==> job 5775: inputs <==
## top
module top(
    input rst, clk,
    input [11:0] ar, ai, br, bi,
    output [23:0] Pi, Pr
);
clock: 7.0 ns
lec_check: 0
cap_margin: 20
core_margin: 5
core_utilization: 31
cts_cluster_size: 39
gpl_routability_driven: 0
max_routing_layer: met4
setup_slack_margin: 2.01
slew_margin: 10
tns_end_percent: 50
run.sh (not shown) runs the stock make flow with config.mk's settings and CLKGATE_MAP_FILE=.
==> job 3883 (differences from job 5775) <==
CORE_UTILIZATION = 40   (was 31)
CTS_CLUSTER_SIZE = not set   (was 39)
GPL_ROUTABILITY_DRIVEN = not set   (was 0)
SETUP_SLACK_MARGIN = not set   (was 2.01)
SLEW_MARGIN = 20   (was 10)
TNS_END_PERCENT = not set   (was 50)
==> job 373 (differences from job 5775) <==
CORE_MARGIN = 2   (was 5)
CORE_UTILIZATION = 63   (was 31)
CTS_CLUSTER_DIAMETER = 270   (was not set)
CTS_CLUSTER_SIZE = 98   (was 39)
GPL_ROUTABILITY_DRIVEN = not set   (was 0)
MAX_ROUTING_LAYER = not set   (was met4)
PLACE_DENSITY = 0.87   (was not set)
SETUP_SLACK_MARGIN = -0.7   (was 2.01)
SLEW_MARGIN = 20   (was 10)
TNS_END_PERCENT = 15   (was 50)
==> notes <==
Between job 3883 and job 5775, the lower register-to-register slack is in job 3883 (gap 0.59 ns). Fmax, highest first: job 5775, job 3883, job 373. Of job 3883 and job 5775, job 5775 has the higher cell count (gap 9.7%, measured against job 5775). In flip-flop count, job 373 and job 5775 do not differ.

* * *

==> yarrow: inputs <==
==> flow/design.v <==
module control_unit(
    input clk, rst,
    output reg a_sel, b_sel, PP1_CE, PP2_CE, add, PR_CE, PI_CE
);
    parameter S1 = 3'b001,
              S2 = 3'b010,
              S3 = 3'b011,
              S4 = 3'b100,
              S5 = 3'b101;
    reg [2:0] state, next;
    always @(posedge clk or posedge rst) begin
        if (rst)
            state <= S1;
        else
            state <= next;
    end
    always @(*) begin
        next = S1;
        PP1_CE = 0;
        PP2_CE = 0;
        add = 0;
        PR_CE = 0;
        PI_CE = 0;
        a_sel = 0;
        b_sel = 0;
        case (state) 
            S1: begin
					if(!rst)
                next = S2;
                PP1_CE = 1;
            end
            S2: begin
                next = S3;
                a_sel = 1;
                b_sel = 1;					 
                PP2_CE = 1;
            end
            S3: begin
                next = S4;
                b_sel = 1;
                PP1_CE = 1;					
                add = 1;
                PR_CE = 1;
            end
            S4: begin
                next = S5;
                a_sel = 1;
                PP2_CE = 1;
            end
            S5: begin
                next = S1;
                PI_CE = 1;
            end
        endcase
    end
endmodule
module datapath(
    input clk, rst,
    input a_sel, b_sel, PP1_CE, PP2_CE, add, PR_CE, PI_CE,
    input [11:0] ar, ai, br, bi,
    output reg [23:0] Pr, Pi
);
    wire [11:0] a_mux, b_mux;
    reg [23:0] PP1, PP2, PPs;
    wire [23:0] pro;
    assign a_mux = a_sel ? ai : ar;
    assign b_mux = b_sel ? bi : br;
    assign pro = a_mux * b_mux;  
    always @(posedge clk or posedge rst) begin
        if (rst) begin
            PP1 <= 0;
            PP2 <= 0;
        end else begin
            if (PP1_CE) 
                PP1 <= pro;
            if (PP2_CE) 
                PP2 <= pro;
        end
    end
    always @(*) begin
        if (!add)
            PPs = PP1 + PP2;
        else
            PPs = PP1 - PP2;
    end
    always @(posedge clk or posedge rst) begin
        if (rst) begin
            Pr <= 0;
            Pi <= 0;
        end else begin
            if (PR_CE) 
                Pr <= PPs;
            if (PI_CE) 
                Pi <= PPs;
        end
    end
endmodule
module top(
    input rst, clk,
    input [11:0] ar, ai, br, bi,
    output [23:0] Pi, Pr
);
    wire PP1_CE, PP2_CE, a_sel, b_sel, add, PI_CE, PR_CE;
    control_unit uut1(
        .clk(clk),
        .rst(rst),
        .a_sel(a_sel),
        .b_sel(b_sel),
        .PP1_CE(PP1_CE),
        .PP2_CE(PP2_CE),
        .add(add),
        .PR_CE(PR_CE),
        .PI_CE(PI_CE)
    );
    datapath uut2(
        .clk(clk),
        .rst(rst),
        .a_sel(a_sel),
        .b_sel(b_sel),
        .PP1_CE(PP1_CE),
        .PP2_CE(PP2_CE),
        .add(add),
        .PR_CE(PR_CE),
        .PI_CE(PI_CE),
        .ar(ar),
        .ai(ai),
        .br(br),
        .bi(bi),
        .Pr(Pr),
        .Pi(Pi)
    );
endmodule
==> flow/run.sh <==
#!/bin/bash
# the make line also repeats each setting of config.mk as NAME=value (left out here)
make -C /OpenROAD-flow-scripts/flow DESIGN_CONFIG=/design/flow/config.mk WORK_HOME=/design/flow/orfs CLKGATE_MAP_FILE= finish
==> flow/config.mk <==
export PLATFORM = sky130hd
export DESIGN_NAME = top
export DESIGN_NICKNAME = top
export VERILOG_FILES = /design/flow/design.v
export SDC_FILE = /design/flow/constraint.sdc
export NUM_CORES = 4
export LEC_CHECK = 0
export ABC_AREA = 1
export CAP_MARGIN = 20
export CELL_PAD_IN_SITES_GLOBAL_PLACEMENT = 3
export CORE_MARGIN = 8
export CORE_UTILIZATION = 39
export CTS_CLUSTER_DIAMETER = 234
export CTS_CLUSTER_SIZE = 95
export GPL_ROUTABILITY_DRIVEN = 0
export PLACE_DENSITY_LB_ADDON = 0.05
export SETUP_SLACK_MARGIN = -0.21
export SLEW_MARGIN = 20
export TNS_END_PERCENT = 55
==> flow/constraint.sdc <==
create_clock -name core_clock -period 5.28 [get_ports {clk}]
set_input_delay 1.0560 -clock core_clock [delete_from_list [all_inputs] [get_ports {clk}]]
set_output_delay 1.0560 -clock core_clock [all_outputs]
set_load 0.01 [all_outputs]
==> harbor (differences from yarrow) <==
Settings changed: ABC_AREA 1 to unset, CELL_PAD_IN_SITES_GLOBAL_PLACEMENT 3 to unset, CORE_MARGIN 8 to 4, CORE_UTILIZATION 39 to 40, CTS_CLUSTER_DIAMETER 234 to unset, CTS_CLUSTER_SIZE 95 to unset, GPL_ROUTABILITY_DRIVEN 0 to unset, PLACE_DENSITY_LB_ADDON 0.05 to unset, SETUP_SLACK_MARGIN -0.21 to unset, TNS_END_PERCENT 55 to unset.
==> flow/constraint.sdc (replaced) <==
create_clock -name core_clock -period 9.76 [get_ports {clk}]
set_input_delay 1.9520 -clock core_clock [delete_from_list [all_inputs] [get_ports {clk}]]
set_output_delay 1.9520 -clock core_clock [all_outputs]
set_load 0.01 [all_outputs]
==> nickel (differences from yarrow) <==
Settings changed: CELL_PAD_IN_SITES_GLOBAL_PLACEMENT 3 to 0, CORE_MARGIN 8 to 2, CORE_UTILIZATION 39 to 65, CTS_CLUSTER_DIAMETER 234 to 51, CTS_CLUSTER_SIZE 95 to 73, SETUP_SLACK_MARGIN -0.21 to 0.29.
==> qor summary <==
metric	nickel	yarrow	harbor
Drt pass-1 iters	6	5	5
Number of inverters outside the clock class in the layout	315	315	159
Worst R2R Path Depth	23	23	19
Worst setup margin	-0.250 ns	-0.0994 ns	2.05 ns
Met3 usage	5.20%	1.23%	2.75%
Placed cell count	1990	2164	1613
Multiplexer share of the synthesized area	0%	0%	7.31%
Setup TNS	-2.72 ns	-0.874 ns	0 ns
Clock buffer instance count of the final layout	9	10	9
Yosys aoi share	6.10%	6.10%	11.2%
Area share of buffers outside the clock network	15.6%	15.7%	8.38%
CP bufs+invs	7	3	3
Chip Area	0.0184 mm²	0.0346 mm²	0.0291 mm²
Die X-Extent	136 µm	186 µm	171 µm
Largest fanout on the critical path	4	4	9
Portion of synthesized cell area occupied by the leading cell type	22.2%	22.2%	23.7%
Routed wire per std cell	18.2 µm	14.6 µm	17.3 µm
Area overhead of the layout relative to synthesis	31.7%	33.2%	15.5%
Result of the run	failed layout checks	failed layout checks	finished clean
Reasons for failing layout checks	setup timing	setup timing	-
Worst-case clock skew	0.0144 ns	0.00944 ns	0.0114 ns
Post-DP HPWL	23700 µm	27000 µm	23000 µm
Final design utilization	86.7%	52.5%	46.9%
Number of DRC markers after the initial detailed-route iteration	862	443	655
Met1 usage in global routing	40.5%	20.9%	26.1%

* * *

==> inputs of run a <==
// top: RTL as listed in full above, without the edits since
make LEC_CHECK=0 ABC_AREA=1 CAP_MARGIN=20 CELL_PAD_IN_SITES_GLOBAL_PLACEMENT=0 CORE_ASPECT_RATIO=0.89 CORE_MARGIN=2 CORE_UTILIZATION=72 CTS_CLUSTER_DIAMETER=102 CTS_CLUSTER_SIZE=15 GPL_ROUTABILITY_DRIVEN=0 PLACE_DENSITY_LB_ADDON=0.02 SETUP_SLACK_MARGIN=0.33 SLEW_MARGIN=20 TNS_END_PERCENT=55 finish   # period 2.21 ns
==> run b (differences from run a) <==
==> flow/config.mk (replaced) <==
export PLATFORM = sky130hd
export DESIGN_NAME = top
export DESIGN_NICKNAME = top
export VERILOG_FILES = /design/flow/design.v
export SDC_FILE = /design/flow/constraint.sdc
export NUM_CORES = 4
export LEC_CHECK = 0
export CAP_MARGIN = 20
export CORE_MARGIN = 2
export CORE_UTILIZATION = 50
export SLEW_MARGIN = 20
==> flow/constraint.sdc (replaced) <==
create_clock -name core_clock -period 6.62 [get_ports {clk}]
set_input_delay 1.3240 -clock core_clock [delete_from_list [all_inputs] [get_ports {clk}]]
set_output_delay 1.3240 -clock core_clock [all_outputs]
set_load 0.01 [all_outputs]
==> run c (differences from run a) <==
==> flow/config.mk (replaced) <==
export PLATFORM = sky130hd
export DESIGN_NAME = top
export DESIGN_NICKNAME = top
export VERILOG_FILES = /design/flow/design.v
export SDC_FILE = /design/flow/constraint.sdc
export NUM_CORES = 4
export LEC_CHECK = 0
export CAP_MARGIN = 20
export CORE_MARGIN = 2
export CORE_UTILIZATION = 40
export SLEW_MARGIN = 20
==> flow/constraint.sdc (replaced) <==
create_clock -name core_clock -period 6.62 [get_ports {clk}]
set_input_delay 1.3240 -clock core_clock [delete_from_list [all_inputs] [get_ports {clk}]]
set_output_delay 1.3240 -clock core_clock [all_outputs]
set_load 0.01 [all_outputs]
==> reports/metrics.yaml <==
synthesis:
  synthCells: 1213
  synth.area.top_cells: "sky130_fd_sc_hd__dfrtp_1, sky130_fd_sc_hd__fa_1, sky130_fd_sc_hd__ha_1"
  multiplexer_fraction_of_the_synthesized_cell_area: 0.07314
status:
  outcome: "timing/DRC/antenna clean"
floorplan:
  fp.dieArea_um2: 27750
the above is filed under run c

==> reports/metrics.yaml <==
status:
  failed_stage: "clock tree synthesis (4_1_cts)"
  error_message: "[ERROR DPL-0038] Utilization greater than 100%, impossible to legalize"
  outcome: "did not finish"
synthesis:
  synthCells: 1581
  synth.area.top_cells: "sky130_fd_sc_hd__dfrtp_1, sky130_fd_sc_hd__fa_1, sky130_fd_sc_hd__nand2_1"
floorplan:
  fp.dieArea_um2: 16660
the above is filed under run a

==> reports/metrics.yaml <==
synthesis:
  synthCells: 1213
  synth.area.top_cells: "sky130_fd_sc_hd__dfrtp_1, sky130_fd_sc_hd__fa_1, sky130_fd_sc_hd__ha_1"
status:
  outcome: "timing/DRC/antenna clean"
floorplan:
  fp.dieArea_um2: 22320
the above is filed under run b

